// pwmblink
module pwmblink(
    input  logic clk,
    input  logic rst,
    output logic RGB_R,
    output logic RGB_B,
    output logic RGB_G
);
For scale: roughly 5 I/O pins, about 0.018 mm2 of cells after synthesis.
Settings: LEC_CHECK=0, ABC_AREA=1, CAP_MARGIN=5, CELL_PAD_IN_SITES_GLOBAL_PLACEMENT=2, CORE_ASPECT_RATIO=0.5, CORE_MARGIN=7, CORE_UTILIZATION=40, CTS_CLUSTER_DIAMETER=221, CTS_CLUSTER_SIZE=98, PLACE_DENSITY_LB_ADDON=0.06, SETUP_SLACK_MARGIN=-1.91, SLEW_MARGIN=20, TNS_END_PERCENT=20; clock period 40.0 ns.
run.sh (not shown) runs the stock make flow with config.mk's settings and CLKGATE_MAP_FILE=.
Rerun with:
- ABC_AREA: 1 -> default
- CAP_MARGIN: 5 -> 20
- CELL_PAD_IN_SITES_GLOBAL_PLACEMENT: 2 -> default
- CORE_ASPECT_RATIO: 0.5 -> default
- CORE_MARGIN: 7 -> 2
- CTS_CLUSTER_DIAMETER: 221 -> default
- CTS_CLUSTER_SIZE: 98 -> default
- PLACE_DENSITY_LB_ADDON: 0.06 -> default
- SETUP_SLACK_MARGIN: -1.91 -> default
- TNS_END_PERCENT: 20 -> default
- clock period: 40.0 -> 30.2 ns (I/O delays scaled with it)
Outcome: Setup slack gets worse by 9400 ps; cell area climbs slightly; worst hold slack gets better by 6.0 ps; via count climbs by a few percent; cell count drops by roughly a tenth; total power climbs by well over a third; clock power climbs by about a fifth; wire length drops by a few percent; global-route usage climbs by 2.1 points; sequential share of layout area barely changes.

* * *

Setup of job 101:
The RTL this note starts from:
==> flow/design.v <==
module pwmblink(
    input  logic clk,
    input  logic rst,
    output logic RGB_R,
    output logic RGB_B,
    output logic RGB_G
);
    parameter CLKMAX = 12000000;  
    logic [31:0] counter;
    logic [8:0] x;  
    logic [7:0] sharktooth;  
    logic [7:0] red;
    logic [7:0] green;
    logic [7:0] blue;
    always_ff @(posedge clk) begin
        if (rst) begin
            counter <= 0;
            x <= 0;
            sharktooth <= 0;
        end else begin
        if (counter >= CLKMAX/360) begin
            counter <= 0;
            if (x >= 359) begin
                x <= 0;
            end
            else begin
                x <= x + 1;
            end
            end
        else begin
            counter <= counter + 1;
        end
        sharktooth <= sharktooth + 1;
        end
    end
    always_comb begin
        if(x < 60) begin
            green = 255*x/60;
            blue = 0;
            red  = 255;
        end else if (x < 120) begin
            green = 255;
            blue = 0;
            red  = 255 - 255*(x-60)/60;
        end else if (x < 180) begin
            green = 255;
            blue = 255*(x-120)/60;
            red  = 0;
        end else if (x < 240) begin
            green = 255 - 255*(x-180)/60;
            blue = 255;
            red  = 0;
        end else if (x < 300) begin
            green = 0;
            blue = 255;
            red  = 255*(x-240)/60;
        end else begin
            green = 0;
            blue = 255 - 255*(x-300)/60;
            red  = 255;
        end
    end
    assign {RGB_R, RGB_G, RGB_B} = {sharktooth < red, sharktooth < green, sharktooth < blue};
endmodule
clock: 34.5 ns
lec_check: 0
cap_margin: 20
cell_pad_in_sites_detail_placement: 0
core_aspect_ratio: 0.5
core_margin: 2
core_utilization: 25
gpl_timing_driven: 0
min_routing_layer: met1
setup_slack_margin: -0.32
slew_margin: 40
tns_end_percent: 5
Here is what was changed in the inputs of job 102 compared with job 101.
- SETUP_SLACK_MARGIN: -0.32 -> unset
- GPL_TIMING_DRIVEN: 0 -> unset
- CORE_ASPECT_RATIO: 0.5 -> unset
- TNS_END_PERCENT: 5 -> unset
- SLEW_MARGIN: 40 -> 20
- MIN_ROUTING_LAYER: met1 -> unset
- CELL_PAD_IN_SITES_DETAIL_PLACEMENT: 0 -> unset
- CORE_UTILIZATION: 25 -> 68
- the clock period (ns, I/O delays scaled along): 34.5 -> 16.2
### Flow results
Floorplan die width (lower): job 102
Job 102 against job 101: number of core rows lost 14%, worst-case headroom to the max-slew limit lost 15 points.

* * *

Starts from the design.v that is shown in full above.
make LEC_CHECK=0 CAP_MARGIN=25 CELL_PAD_IN_SITES_GLOBAL_PLACEMENT=0 CORE_MARGIN=8 CORE_UTILIZATION=59 MAX_ROUTING_LAYER=met5 PLACE_DENSITY_LB_ADDON=0.27 SLEW_MARGIN=20 finish   # period 15.0 ns
The first run completed, yet does not pass: setup timing.
==> next run, changes <==
Settings changed: CAP_MARGIN 25 to 20, CELL_PAD_IN_SITES_GLOBAL_PLACEMENT 0 to unset, CORE_MARGIN 8 to 2, CORE_UTILIZATION 59 to 40, CTS_CLUSTER_DIAMETER set to 98, MAX_ROUTING_LAYER met5 to unset, MIN_ROUTING_LAYER set to met2, PLACE_DENSITY_LB_ADDON 0.27 to unset.
Clock period 15.0 ns to 40.0 ns, I/O delays scaled along.
Outcome:
- With this change the flow finished clean
- core utilization falls by 38 points
- wire length went down by 14%
- die size came out higher by 29%
- clock skew drops by 3.4 ps
- synthesized cell count is unchanged
==> next run, changes <==
Settings changed: CAP_MARGIN 20 to 25, CELL_PAD_IN_SITES_DETAIL_PLACEMENT set to 1, CORE_MARGIN 2 to 9, CTS_CLUSTER_DIAMETER 98 to 376, MAX_ROUTING_LAYER set to met4, TNS_END_PERCENT set to 75.
After rerunning: The new run went through all stages and came out clean. Power climbs by 4.3%. Design area stays flat. Sequential share of layout area hardly moves. Routed wire length climbs by 9.6%. Worst setup slack degrades by 240 ps. Worst hold slack improves by 20 ps. Clock skew barely changes. Fmax drops by 0.95%. Core utilization is about the same. First-iteration DRC count climbs by 3.5%.
==> next run, changes <==
Settings changed: CAP_MARGIN 25 to 20, CELL_PAD_IN_SITES_DETAIL_PLACEMENT 1 to unset, CORE_MARGIN 9 to 2, CTS_CLUSTER_DIAMETER 376 to unset, MAX_ROUTING_LAYER met4 to unset, MIN_ROUTING_LAYER met2 to unset, TNS_END_PERCENT 75 to unset.
Clock period 40.0 ns to 24.2 ns, I/O delays scaled along.
Effect:
- setup slack is worse by 12000 ps
- global-route usage is lower by 16 points
- core utilization hardly moves
- wire length is lower by about 17%
==> next run, changes <==
Settings changed: CAP_MARGIN 20 to 5, CORE_UTILIZATION 40 to 68, CTS_CLUSTER_DIAMETER set to 341.
Clock period 24.2 ns to 13.8 ns, I/O delays scaled along.
After rerunning: This time the run ended with an error in global routing, error GRT-0232; die size went down by 41%; synthesized cell count does not change; area after synthesis does not change.

* * *

## oak
Starts from the design.v that is shown in full above.
Settings: LEC_CHECK=0, CAP_MARGIN=25, CELL_PAD_IN_SITES_DETAIL_PLACEMENT=0, CELL_PAD_IN_SITES_GLOBAL_PLACEMENT=1, CORE_ASPECT_RATIO=1.01, CORE_MARGIN=9, CORE_UTILIZATION=40, CTS_CLUSTER_DIAMETER=376, CTS_CLUSTER_SIZE=55, GPL_TIMING_DRIVEN=1, MAX_ROUTING_LAYER=met4, MIN_ROUTING_LAYER=met1, PLACE_DENSITY_LB_ADDON=0.05, SLEW_MARGIN=20, TNS_END_PERCENT=75; clock period 36.2 ns.
Relative to oak, the following input files were edited for pine:
Settings: a change of CAP_MARGIN from 25 to 20; a deleted CTS_CLUSTER_DIAMETER that had been 376; an added SETUP_SLACK_MARGIN of -0.17; a deleted PLACE_DENSITY_LB_ADDON that had been 0.05; a change of CORE_UTILIZATION from 40 to 72; a deleted TNS_END_PERCENT that had been 75; a change of CORE_ASPECT_RATIO from 1.01 to 0.85; a deleted CELL_PAD_IN_SITES_GLOBAL_PLACEMENT that had been 1; a deleted CTS_CLUSTER_SIZE that had been 55; a deleted MAX_ROUTING_LAYER that had been met4; a change of CORE_MARGIN from 9 to 2; a change of the clock period (ns, I/O delays scaled along) from 36.2 to 15.2.
### Flow results
- Re number of hold buffers added after cts: no difference whatsoever between pine and oak.
- Width of the chip in pine is 23% lower than in oak
- Diff oak and pine: die area lower in pine
- Area share of fa/ha/maj cells after synthesis came out exactly the same in oak and pine.
- Number of register bits inferred by synthesis came out exactly the same in oak and pine.
- Count of buffers added by post-CTS timing repair for setup ends up lower on oak.
- pine | ERROR | global routing (5_1_grt)
- The placeable core region in oak is 1.8 times that in pine.
- Between oak and pine, cell area after placement is higher for pine, oak comes in under that.
Here is what was changed in the inputs of birch compared with pine.
Settings: MIN_ROUTING_LAYER no longer set, was met1; SETUP_SLACK_MARGIN no longer set, was -0.17; GPL_TIMING_DRIVEN no longer set, was 1; CELL_PAD_IN_SITES_DETAIL_PLACEMENT no longer set, was 0; CORE_ASPECT_RATIO no longer set, was 0.85; the clock period (ns, I/O delays scaled along) now 13.8, was 15.2.
Notes after the runs:
birch did not finish: a tool error stopped it during clock tree synthesis (4_1_cts). Between birch and pine, the post-detailed-placement half-perimeter wirelength is higher for birch. Reported for birch and pine, area after synthesis turned out identical to the last digit. Diff birch and pine: placed cell count higher in birch. On post-placement setup slack, birch does worse than pine. Between pine and birch, the flow reports total placed instance area increasing by a few percent. Comparing birch and pine, die span in x is lower on birch. pine -> birch: count of instantiated cells in the yosys netlist delta 0, exact match.

* * *

Starts from the design.v that is shown in full above.
clock: 13.8 ns
lec_check: 0
cap_margin: 5
core_margin: 2
core_utilization: 70
cts_cluster_diameter: 341
slew_margin: 20
The starting point died in 5_1_grt.
Rerun with:
- ABC_AREA: unset -> 1
- CAP_MARGIN: 5 -> 20
- CORE_UTILIZATION: 70 -> 64
- CTS_CLUSTER_DIAMETER: 341 -> unset
- clock period: 13.8 -> 34.8 ns (I/O delays scaled with it)
Outcome:
- This time the run completed without violations
- die size is higher by 9.0%
- area after synthesis barely changes
- synthesized cell count is higher by 15%

* * *

== job 4262 ==
// pwmblink: RTL as listed in full above, without the edits since
Settings: LEC_CHECK=0, CAP_MARGIN=20, CORE_MARGIN=2, CORE_UTILIZATION=66, SLEW_MARGIN=20; clock period 28.9 ns.
### job 4262 -> job 9913
# job 4262
export LEC_CHECK = 0
export CAP_MARGIN = 20
export CORE_MARGIN = 2
export CORE_UTILIZATION = 66
export SLEW_MARGIN = 20
create_clock -name core_clock -period 28.9 [get_ports {clk}]
# job 9913
export LEC_CHECK = 0
export ABC_AREA = 1
export CAP_MARGIN = 20
export CORE_MARGIN = 2
export CORE_UTILIZATION = 72
export CTS_CLUSTER_SIZE = 10
export PLACE_DENSITY = 0.42
export SLEW_MARGIN = 20
create_clock -name core_clock -period 34.8 [get_ports {clk}]
Job 9913 and job 4262 all finish clean.
Synthesized cell count of job 9913 exceeds that of job 4262 by more than 10%.
Changes observed in job 9913 relative to job 4262: synthesis-to-layout area growth went down; part of the cycle the worst path needs went down; number of DRC violations after detailed routing did not really move.
Between job 9913 and job 4262, it is job 9913 whose leakage component of the power is higher, by about 13%.
Job 9913 ends up with higher clock network power share than job 4262 does.
Looking at setup slack, job 9913 sits above job 4262.
| total global routing track utilization | higher: job 9913 |
Compared to job 4262, job 9913 was floorplanned on a smaller die.
Job 9913 against job 4262; sum of met2 wire segment lengths after detailed routing is down slightly.
What job 6347 does differently from job 9913 at the input level:
# job 9913
export LEC_CHECK = 0
export ABC_AREA = 1
export CAP_MARGIN = 20
export CORE_MARGIN = 2
export CORE_UTILIZATION = 72
export CTS_CLUSTER_SIZE = 10
export PLACE_DENSITY = 0.42
export SLEW_MARGIN = 20
create_clock -name core_clock -period 34.8 [get_ports {clk}]
# job 6347
export LEC_CHECK = 0
export ABC_AREA = 1
export CAP_MARGIN = 0
export CORE_ASPECT_RATIO = 1.41
export CORE_MARGIN = 2
export CORE_UTILIZATION = 72
export CTS_CLUSTER_SIZE = 10
export PLACE_DENSITY = 0.42
export SLEW_MARGIN = 20
export TNS_END_PERCENT = 10
create_clock -name core_clock -period 34.8 [get_ports {clk}]
## What came out
Job 6347 vs job 9913 — via count dropped 1.5%.
Looking at slowest cell on the critical path, the sky130_fd_sc_hd__ha_1 result is from job 6347; the sky130_fd_sc_hd__dfxtp_1 one comes from job 9913.
When the final numbers for job 9913 and job 6347 were put side by side, the hold slack turned out to be greater in job 6347.
Compared with job 9913, job 6347 improves total detailed-routing wirelength.
Job 6347 consumes more power than job 9913 does.
The total leakage power was comparable across job 9913 and job 6347.
Job 6347 vs job 9913 — cell-internal power dropped by a few percent
Job 6347 vs. job 9913: clock network power share went down by 0.9 points.
Job 6347: post-layout period usage of the worst path 0.53 points below job 9913
No activity file was given, so power comes from the tool's default toggle rates.
